## exp/fjord
Design mips_pipeline, start of the top module:
    module mips_pipeline(clk, rst, imem_addr, imem_rdata, dmem_addr, dmem_wdata, dmem_we, dmem_rdata);
    input clk, rst;
    output [31:0] imem_addr;
    input  [31:0] imem_rdata;
    output [31:0] dmem_addr, dmem_wdata;
    output dmem_we;
    input  [31:0] dmem_rdata;
    wire [31:0] pc, pc_incr, ID_pc_incr, pc_next, dmem_rdata_w, jump_addr, branch_addr, wd;
    wire [31:0] instr, ID_instr, IF_instr;
    wire [31:0] alu_b, b_tgt, EX_b_tgt;
    wire RegWrite, Branch, PCSrc, RegDst, MemtoReg, MemRead, MemWrite, ALUSrc, Zero, Jump, bne, ID_RegWrite;
    wire [1:0] ALUOp;
    wire [2:0] Operation;
    reg32 PC( .clk(clk), .rst(rst), .d_in(pc_next), .d_out(pc) );
    wire stay;
    wire[31:0] pc_add;
    assign imem_addr = pc;
    assign IF_instr = imem_rdata;
    Hazard hazard( .clk(clk), .rst(rst), .stay(stay), .instr(IF_instr), .instr_out(instr) );
    add32 PCADD( .a(pc), .b(32'd4), .result(pc_incr) );  
    mux2 #(32) STMUX( .sel(stay), .a(pc), .b(pc_incr), .out(pc_add) );
    mux2 #(32) PCMUX( .sel(PCSrc), .a(b_tgt), .b(pc_add), .out(branch_addr) );
    mux2 #(32) JMUX( .sel(Jump), .a(jump_addr), .b(branch_addr), .out(pc_next) );
      reg_IF_ID REG_IF_ID( .clk(clk), .rst(rst), .pc_incr(pc_incr), .instr(instr), .pc_incr_out(ID_pc_incr),   .instr_out(ID_instr));
    wire [1:0] EX_ALUOp;
    wire [5:0] opcode;
    wire [4:0] rs, rt, rd, wn;
    wire [15:0] immed;
    wire [25:0] jumpoffset;
    wire [31:0] ext_immed, EX_pc_incr, EX_instr;
    wire [31:0] rd1, rd2;
    wire ID_MemWrite, EX_RegDst, EX_ALUSrc, EX_MemRead, EX_MemWrite, EX_Branch, EX_MemtoReg, EX_RegWrite;
    assign opcode = ID_instr[31:26];
    assign rs = ID_instr[25:21];
    assign rt = ID_instr[20:16];
    assign rd = ID_instr[15:11];
    assign immed = ID_instr[15:0];
    assign jumpoffset = ID_instr[25:0];
    assign jump_addr = { ID_pc_incr[31:28], jumpoffset, 2'b00 };
    sign_extend SignExtend( .immed_in(immed), .ext_immed_out(ext_immed) );
	reg_file RegFile( .clk(clk), .RegWrite(RegWrite), .RN1(rs), .RN2(rt), .WN(wn), 
					  .WD(wd), .RD1(rd1), .RD2(rd2) );
    control CTL(.opcode(opcode), .RegDst(RegDst), .ALUSrc(ALUSrc), .MemtoReg(MemtoReg), 
  ...
For scale: about 5300 cells after synthesis, about 1600 flip-flops.
==> flow/config.mk <==
export PLATFORM = sky130hd
export DESIGN_NAME = mips_pipeline
export DESIGN_NICKNAME = mips_pipeline
export VERILOG_FILES = /design/flow/design.v
export SDC_FILE = /design/flow/constraint.sdc
export NUM_CORES = 4
export LEC_CHECK = 0
export CAP_MARGIN = 30
export CELL_PAD_IN_SITES_DETAIL_PLACEMENT = 1
export CORE_MARGIN = 2
export CORE_UTILIZATION = 27
export CTS_CLUSTER_SIZE = 31
export HOLD_SLACK_MARGIN = 0.27
export SLEW_MARGIN = 25
export TNS_END_PERCENT = 95
==> flow/constraint.sdc <==
create_clock -name core_clock -period 9.79 [get_ports {clk}]
set_input_delay 1.9580 -clock core_clock [delete_from_list [all_inputs] [get_ports {clk}]]
set_output_delay 1.9580 -clock core_clock [all_outputs]
set_load 0.01 [all_outputs]
run.sh (not shown) runs the stock make flow with config.mk's settings and CLKGATE_MAP_FILE=.
Ran to the end and failed final checks on setup timing: exp/fjord.
Edits applied to the flow inputs when going from exp/fjord to exp/quartz:
# exp/fjord
export LEC_CHECK = 0
export CAP_MARGIN = 30
export CELL_PAD_IN_SITES_DETAIL_PLACEMENT = 1
export CORE_MARGIN = 2
export CORE_UTILIZATION = 27
export CTS_CLUSTER_SIZE = 31
export HOLD_SLACK_MARGIN = 0.27
export SLEW_MARGIN = 25
export TNS_END_PERCENT = 95
create_clock -name core_clock -period 9.79 [get_ports {clk}]
# exp/quartz
export LEC_CHECK = 0
export CAP_MARGIN = 20
export CORE_MARGIN = 2
export CORE_UTILIZATION = 72
export CTS_CLUSTER_SIZE = 58
export PLACE_DENSITY = 0.64
export SLEW_MARGIN = 20
create_clock -name core_clock -period 8.1 [get_ports {clk}]
--- outcome ---
Across exp/quartz and exp/fjord, no clean finish was achieved. | exp/quartz | all stages done | FAIL | setup timing |. exp/fjord: complete, dirty (setup timing). Re sum of negative setup slack: exp/fjord was higher than exp/quartz. Per the comparison of exp/quartz with exp/fjord, utilization grew by 50 points; relative area of clock buffers and inverters in the final design held steady.
For exp/ember, these inputs were changed with respect to exp/quartz:
# exp/quartz
export LEC_CHECK = 0
export CAP_MARGIN = 20
export CORE_MARGIN = 2
export CORE_UTILIZATION = 72
export CTS_CLUSTER_SIZE = 58
export PLACE_DENSITY = 0.64
export SLEW_MARGIN = 20
create_clock -name core_clock -period 8.1 [get_ports {clk}]
# exp/ember
export LEC_CHECK = 0
export CAP_MARGIN = 20
export CELL_PAD_IN_SITES_GLOBAL_PLACEMENT = 0
export CORE_MARGIN = 2
export CORE_UTILIZATION = 72
export CTS_CLUSTER_DIAMETER = 263
export GPL_ROUTABILITY_DRIVEN = 1
export GPL_TIMING_DRIVEN = 1
export MAX_ROUTING_LAYER = met4
export SLEW_MARGIN = 20
create_clock -name core_clock -period 11.5 [get_ports {clk}]
Results
- Although exp/ember finished all stages, its layout failed final checks on setup timing.
- exp/ember: final cell count is 44 lower than what exp/quartz reported.
- Across both runs, utilization of the core after routing was lower for exp/ember than for exp/quartz.
- In exp/ember the clock power turned out about 30% lower than in exp/quartz.
- Comparing exp/quartz against exp/ember, there is no change at all in number of flops mapped to enable cells by yosys.
- exp/ember ends up with lower pin count of the biggest net entering global routing than exp/quartz does.
- Worst setup slack for exp/ember is higher than for exp/quartz.
- Diff exp/quartz -> exp/ember | number of signal-net buffers in the layout | down by more than 10%
- Measured against each other, exp/quartz and exp/ember differ in design area, the higher figure coming from exp/quartz.
The inputs of exp/cedar differ from those of exp/ember as listed below.
# exp/ember
export LEC_CHECK = 0
export CAP_MARGIN = 20
export CELL_PAD_IN_SITES_GLOBAL_PLACEMENT = 0
export CORE_MARGIN = 2
export CORE_UTILIZATION = 72
export CTS_CLUSTER_DIAMETER = 263
export GPL_ROUTABILITY_DRIVEN = 1
export GPL_TIMING_DRIVEN = 1
export MAX_ROUTING_LAYER = met4
export SLEW_MARGIN = 20
create_clock -name core_clock -period 11.5 [get_ports {clk}]
# exp/cedar
export LEC_CHECK = 0
export ABC_AREA = 0
export CAP_MARGIN = 20
export CELL_PAD_IN_SITES_GLOBAL_PLACEMENT = 0
export CORE_MARGIN = 2
export CORE_UTILIZATION = 72
export CTS_CLUSTER_DIAMETER = 314
export GPL_ROUTABILITY_DRIVEN = 1
export GPL_TIMING_DRIVEN = 1
export MAX_ROUTING_LAYER = met4
export PLACE_DENSITY = 0.41
export SETUP_SLACK_MARGIN = 3.41
export SLEW_MARGIN = 20
create_clock -name core_clock -period 11.5 [get_ports {clk}]
Notes after the runs:
STATUS run=exp/cedar STAGES=ALL_DONE FINAL_CHECKS=FAILED CAUSE=setup timing
Reported for exp/ember and exp/cedar, max capacitance violation total turned out identical to the last digit.
Where clock network power consumption is concerned, exp/ember is better than exp/cedar.
Between exp/ember and exp/cedar, the finished layout cell area does not differ in any meaningful way.

Starting RTL as in the previous note.
export LEC_CHECK = 0
export CAP_MARGIN = 20
export CORE_ASPECT_RATIO = 1.41
export CORE_MARGIN = 7
export CORE_UTILIZATION = 22
export MIN_ROUTING_LAYER = met2
export PLACE_DENSITY = 0.6
export SLEW_MARGIN = 5
create_clock -name core_clock -period 17.5 [get_ports {clk}]
Next try:
Settings changed: ABC_AREA set to 1, CORE_ASPECT_RATIO 1.41 to not set, CORE_MARGIN 7 to 2, CORE_UTILIZATION 22 to 68, CTS_CLUSTER_SIZE set to 96, MIN_ROUTING_LAYER met2 to not set, PLACE_DENSITY 0.6 to 0.37, SLEW_MARGIN 5 to 20.
Clock period 17.5 ns to 20.6 ns, I/O delays scaled along.
Effect: Clock skew goes down by 0.050 ns; core utilization went up by 50 points; total power decreases by about a fifth; register-to-register slack is better by 3.4 ns; count of clock-buffer cells in the layout grows by 38; worst setup slack improved by 3.4 ns; flip-flop count stays the same; global-route usage rises by 23 points; cell area went down slightly.
Next try:
Settings changed: ABC_AREA 1 to not set, CORE_UTILIZATION 68 to 72, CTS_CLUSTER_SIZE 96 to 25, HOLD_SLACK_MARGIN set to 0.28, PLACE_DENSITY 0.37 to not set, PLACE_DENSITY_LB_ADDON set to 0.0, SETUP_SLACK_MARGIN set to -0.4.
Clock period 20.6 ns to 8.31 ns, I/O delays scaled along.
What happened: Now the flow produced a layout that fails on setup timing. Wire length came out lower by 13%. Final cell count drops by about 30%. Synthesized area falls by 4.0%. Clock skew is higher by 0.013 ns. Worst setup slack is worse by 8.8 ns. Count of clock-buffer cells in the layout goes down by 28. Global-route usage is lower by 1.0 points. Utilization is higher by 5.9 points.
Next try:
Settings changed: CAP_MARGIN 20 to 30, CELL_PAD_IN_SITES_DETAIL_PLACEMENT set to 1, CORE_UTILIZATION 72 to 40, CTS_CLUSTER_SIZE 25 to not set, HOLD_SLACK_MARGIN 0.28 to 0.1, PLACE_DENSITY_LB_ADDON 0.0 to not set, SETUP_SLACK_MARGIN -0.4 to not set, TNS_END_PERCENT set to 95.
Clock period 8.31 ns to 9.79 ns, I/O delays scaled along.
Result: The changed run ran to the end with violations: setup timing. Clock skew hardly moves. Area after synthesis stays the same. Sequential power falls by about 20%. Power falls by 14%. Core utilization falls by 36 points.

mips_pipeline again, from the RTL that the note above started with.
clock: 10.9 ns
lec_check: 0
cap_margin: 20
cell_pad_in_sites_global_placement: 0
core_margin: 2
core_utilization: 70
cts_cluster_diameter: 263
gpl_routability_driven: 1
gpl_timing_driven: 1
hold_slack_margin: -0.09
max_routing_layer: met4
place_density_lb_addon: 0.06
setup_slack_margin: 1.64
slew_margin: 20
The starting point reached the layout checks and failed them: setup timing.
Next try:
CELL_PAD_IN_SITES_GLOBAL_PLACEMENT = 2   (was 0)
CORE_MARGIN = 8   (was 2)
CORE_UTILIZATION = 19   (was 70)
HOLD_SLACK_MARGIN = 0.21   (was -0.09)
SETUP_SLACK_MARGIN = 2.88   (was 1.64)
clock period = 23.6 ns   (was 10.9 ns; I/O delays follow)
The new run finished with timing, DRC and antenna clean.
Final cell count came out higher by 54%.
Area after synthesis is unchanged.
Clock-buffer cell count came out higher by 82.
Via count is lower by 6.0%.
Setup slack gets better by 8200 ps.
Flip-flop count does not change.
Next try:
CELL_PAD_IN_SITES_GLOBAL_PLACEMENT = 0   (was 2)
CORE_MARGIN = 2   (was 8)
CORE_UTILIZATION = 72   (was 19)
CTS_CLUSTER_DIAMETER = 32   (was 263)
CTS_CLUSTER_SIZE = 33   (was unset)
PLACE_DENSITY = 0.4   (was unset)
PLACE_DENSITY_LB_ADDON = unset   (was 0.06)
SETUP_SLACK_MARGIN = 2.09   (was 2.88)
clock period = 8.18 ns   (was 23.6 ns; I/O delays follow)
Result: The changed run produced a layout that fails on setup timing. Sequential cell count stays the same. Synthesized area is unchanged. Design area goes down slightly. Global-route usage increases by 36 points.
Next try:
CELL_PAD_IN_SITES_GLOBAL_PLACEMENT = unset   (was 0)
CORE_UTILIZATION = 57   (was 72)
CTS_CLUSTER_DIAMETER = unset   (was 32)
CTS_CLUSTER_SIZE = unset   (was 33)
GPL_ROUTABILITY_DRIVEN = unset   (was 1)
GPL_TIMING_DRIVEN = unset   (was 1)
HOLD_SLACK_MARGIN = unset   (was 0.21)
MAX_ROUTING_LAYER = unset   (was met4)
PLACE_DENSITY = 0.6   (was 0.4)
SETUP_SLACK_MARGIN = unset   (was 2.09)
clock period = 8.28 ns   (was 8.18 ns; I/O delays follow)
Result: The new run finished but failed the layout checks on setup timing. Worst hold slack improves by 5.0 ps. Sequential share of layout area rose by 2.1 points. Worst setup slack improves by 230 ps. Cell count rose by about 2.5%. Global-route usage fell by 18 points. Die area rose by about 26%. Cell area fell by 4.0%. First-iteration DRC count fell by 46%. Maximum frequency rose by 1.0%. Clock-buffer cell count fell by 89. Area after synthesis is unchanged.
Next try:
CORE_ASPECT_RATIO = 1.55   (was unset)
CORE_UTILIZATION = 72   (was 57)
CTS_CLUSTER_SIZE = 25   (was unset)
PLACE_DENSITY = 0.37   (was 0.6)
SETUP_SLACK_MARGIN = 2.53   (was unset)
clock period = 8.51 ns   (was 8.28 ns; I/O delays follow)
The changed run produced a layout that fails on setup timing.
Combinational power is lower by about 0.8%.
Via count is higher by 6.4%.
Final area is lower by about 1.2%.
Next try:
CORE_ASPECT_RATIO = unset   (was 1.55)
CORE_UTILIZATION = 40   (was 72)
CTS_CLUSTER_SIZE = unset   (was 25)
PLACE_DENSITY = 0.6   (was 0.37)
SETUP_SLACK_MARGIN = 4.01   (was 2.53)
clock period = 14.6 ns   (was 8.51 ns; I/O delays follow)
Effect: Now the flow finished with timing, DRC and antenna clean. Final area grows by 1.5%. Via count drops by 7.0%. Clock-buffer cell count grows by 45. Fmax stays flat. Non-clock buffer count fell by 46. Final cell count increases by 15%. Worst setup slack improves by 6100 ps. Core utilization falls by 36 points. Area after synthesis stays the same. Wire length shrinks by 1.9%. Worst hold slack degrades by 13 ps.

Starting RTL as in the previous note.
Settings: LEC_CHECK=0, CAP_MARGIN=15, CELL_PAD_IN_SITES_DETAIL_PLACEMENT=2, CELL_PAD_IN_SITES_GLOBAL_PLACEMENT=2, CORE_MARGIN=6, CORE_UTILIZATION=19, CTS_CLUSTER_DIAMETER=368, GPL_ROUTABILITY_DRIVEN=0, GPL_TIMING_DRIVEN=1, HOLD_SLACK_MARGIN=0.21, MAX_ROUTING_LAYER=met4, PLACE_DENSITY_LB_ADDON=0.17, SETUP_SLACK_MARGIN=-0.5, SLEW_MARGIN=20; clock period 20.4 ns.
Rerun with:
==> flow/config.mk (replaced) <==
export PLATFORM = sky130hd
export DESIGN_NAME = mips_pipeline
export DESIGN_NICKNAME = mips_pipeline
export VERILOG_FILES = /design/flow/design.v
export SDC_FILE = /design/flow/constraint.sdc
export NUM_CORES = 4
export LEC_CHECK = 0
export CAP_MARGIN = 20
export CORE_MARGIN = 2
export CORE_UTILIZATION = 60
export HOLD_SLACK_MARGIN = 0.3
export SETUP_SLACK_MARGIN = 1.71
export SLEW_MARGIN = 20
==> flow/constraint.sdc (replaced) <==
create_clock -name core_clock -period 7.67 [get_ports {clk}]
set_input_delay 1.5340 -clock core_clock [delete_from_list [all_inputs] [get_ports {clk}]]
set_output_delay 1.5340 -clock core_clock [all_outputs]
set_load 0.01 [all_outputs]
This time the run ran to the end with violations: setup timing.
Global-route usage is higher by 21 points.
Total power is higher by 150%.
Core utilization is higher by 46 points.
Fmax is higher by 32%.

Setup of job 3693:
Starting RTL as in the previous note.
## mips_pipeline
    module mips_pipeline(clk, rst, imem_addr, imem_rdata, dmem_addr, dmem_wdata, dmem_we, dmem_rdata);
==> flow/config.mk <==
export PLATFORM = sky130hd
export DESIGN_NAME = mips_pipeline
export DESIGN_NICKNAME = mips_pipeline
export VERILOG_FILES = /design/flow/design.v
export SDC_FILE = /design/flow/constraint.sdc
export NUM_CORES = 4
export LEC_CHECK = 0
export ABC_AREA = 1
export CAP_MARGIN = 20
export CELL_PAD_IN_SITES_GLOBAL_PLACEMENT = 3
export CORE_ASPECT_RATIO = 1.41
export CORE_MARGIN = 7
export CORE_UTILIZATION = 55
export HOLD_SLACK_MARGIN = 0.06
export MIN_ROUTING_LAYER = met1
export PLACE_DENSITY = 0.6
export SLEW_MARGIN = 5
==> flow/constraint.sdc <==
create_clock -name core_clock -period 17.5 [get_ports {clk}]
set_input_delay 3.5000 -clock core_clock [delete_from_list [all_inputs] [get_ports {clk}]]
set_output_delay 3.5000 -clock core_clock [all_outputs]
set_load 0.01 [all_outputs]
Flow for job 3693 halted at global placement without I/O, error code GPL-0301.
Setup changes, job 3693 to job 6399
# job 3693
export LEC_CHECK = 0
export ABC_AREA = 1
export CAP_MARGIN = 20
export CELL_PAD_IN_SITES_GLOBAL_PLACEMENT = 3
export CORE_ASPECT_RATIO = 1.41
export CORE_MARGIN = 7
export CORE_UTILIZATION = 55
export HOLD_SLACK_MARGIN = 0.06
export MIN_ROUTING_LAYER = met1
export PLACE_DENSITY = 0.6
export SLEW_MARGIN = 5
create_clock -name core_clock -period 17.5 [get_ports {clk}]
# job 6399
export LEC_CHECK = 0
export ABC_AREA = 1
export CAP_MARGIN = 20
export CORE_MARGIN = 2
export CORE_UTILIZATION = 62
export PLACE_DENSITY = 0.6
export SLEW_MARGIN = 20
create_clock -name core_clock -period 8.28 [get_ports {clk}]
==> results <==
Across job 6399 and job 3693, no clean finish was achieved.
Job 3693 never completed; the flow aborted with a tool error in global placement without I/O.
[compare] base=job 3693 new=job 6399: number of synthesized flops with an enable pin level, area fraction in xor and xnor cells level, summed instance area of the synthesized netlist level, post-synthesis register bit count level, part of the Yosys area used for sequential elements level.
Job 3693 -> job 6399: number of nets produced by synthesis delta 0, exact match
As far as share of synthesized cell area in and-or and or-and compound cells goes, job 6399 and job 3693 are indistinguishable; the numbers are identical.
Compared with job 3693, job 6399 shows a chip area that is about 16% lower.
The number of placement rows in job 6399 is 0.79 times that in job 3693.
Taking job 3693 as the reference, in job 6399 effective utilization at floorplan rose by 7.0 points, die outline width rose by 27 um.
No activity file was given, so power comes from the tool's default toggle rates.
